==> wip/indigo <==
## fft16
module fft16 (
    input  wire              clk,
    input  wire              rst_n,
    input  wire              start,
    input  wire signed [8:0] din_i,
    input  wire signed [8:0] din_q,
    output wire              ready,
    output wire              dout_valid,
    output wire signed [8:0] dout_i,
    output wire signed [8:0] dout_q
);
wire signed [8:0] fifo1_dout_i, fifo1_dout_q, fifo2_dout_i, fifo2_dout_q;
fft #(.SAMPLE_WORD_LENGTH(9), .SAMPLE_INT_LENGTH(0), .SAMPLE_FLOAT_LENGTH(8), .FIFO_DEPTH(16)) u_fft (
    .fifo1_dout_i (fifo1_dout_i),
    .fifo1_dout_q (fifo1_dout_q),
    .fifo2_dout_i (fifo2_dout_i),
    .fifo2_dout_q (fifo2_dout_q),
    .din_i        (din_i),
    .din_q        (din_q),
    .strt_pulse   (start),
    .valid_in     (1'b1),
    .rst          (rst_n),
    .clk          (clk),
    .idle         (ready),
    .res_valid    (dout_valid),
    .res_i        (dout_i),
    .res_q        (dout_q)
);
endmodule
clock: 10.0 ns
lec_check: 0
cap_margin: 35
core_aspect_ratio: 0.92
core_margin: 2
core_utilization: 37
slew_margin: 20
tns_end_percent: 20
run.sh (not shown) runs the stock make flow with config.mk's settings and CLKGATE_MAP_FILE=.
==> wip/harbor: changes against wip/indigo <==
- ABC_AREA: default -> 1
- CAP_MARGIN: 35 -> 20
- CORE_ASPECT_RATIO: 0.92 -> default
- CORE_UTILIZATION: 37 -> 72
- CTS_CLUSTER_SIZE: default -> 97
- TNS_END_PERCENT: 20 -> default
==> flow/constraint.sdc (replaced) <==
create_clock -name core_clock -period 6.18 [get_ports {clk}]
set_input_delay 1.2360 -clock core_clock [delete_from_list [all_inputs] [get_ports {clk}]]
set_output_delay 1.2360 -clock core_clock [all_outputs]
set_load 0.01 [all_outputs]
==> wip/nickel: changes against wip/indigo <==
- CAP_MARGIN: 35 -> 20
- CORE_ASPECT_RATIO: 0.92 -> default
- CORE_UTILIZATION: 37 -> 70
- CTS_CLUSTER_DIAMETER: default -> 378
- SETUP_SLACK_MARGIN: default -> -0.58
- TNS_END_PERCENT: 20 -> default
==> flow/constraint.sdc (replaced) <==
create_clock -name core_clock -period 5.86 [get_ports {clk}]
set_input_delay 1.1720 -clock core_clock [delete_from_list [all_inputs] [get_ports {clk}]]
set_output_delay 1.1720 -clock core_clock [all_outputs]
set_load 0.01 [all_outputs]
==> qor summary <==
Wire length reported by the detailed router: wip/indigo 157000 um; wip/nickel 180000 um; wip/harbor -
Type of the tightest min-delay check: wip/indigo reg -> reg; wip/nickel reg -> reg; wip/harbor -
Adder Area Share: wip/indigo 24.9%; wip/nickel 24.9%; wip/harbor 24.1%
Non-CTS inverters: wip/indigo 660; wip/nickel 660; wip/harbor -
Status: wip/indigo complete, no violations; wip/nickel complete, but fails checks; wip/harbor did not finish
Failing step: wip/indigo -; wip/nickel -; wip/harbor global routing
Layout check failures: wip/indigo -; wip/nickel max-capacitance violations, max-slew violations, negative setup slack; wip/harbor -
Seq share, synth: wip/indigo 40.6%; wip/nickel 40.6%; wip/harbor 39.4%
Worst EP arrival: wip/indigo 10.25 ns; wip/nickel 10.63 ns; wip/harbor -
Area grow syn2layout: wip/indigo 22.8%; wip/nickel 26.4%; wip/harbor -
Die W: wip/indigo 398 um; wip/nickel 279 um; wip/harbor 279 um
Critical Path Most Common Cell: wip/indigo nor2_2; wip/nickel buf_4; wip/harbor -
Non-clock buffers: wip/indigo 758; wip/nickel 1027; wip/harbor -
TritonCTS clock tree: wip/indigo built; wip/nickel built; wip/harbor -
Sequential fraction of total cell area: wip/indigo 33.1%; wip/nickel 32.2%; wip/harbor -
Highest metal layer used by the detailed router: wip/indigo met5; wip/nickel met5; wip/harbor -
Total setup violations reported at the end of the flow: wip/indigo 0; wip/nickel 36; wip/harbor -
Worst-Margin Slew: wip/indigo 0.962 ns; wip/nickel 1.72 ns; wip/harbor -
Clock Latency Late Sink: wip/indigo 0.69 ns; wip/nickel 0.68 ns; wip/harbor -
Cell count after placement: wip/indigo 7223; wip/nickel 6566; wip/harbor 7736
Post-detailed-route wirelength per cell: wip/indigo 21.0 um; wip/nickel 26.5 um; wip/harbor -
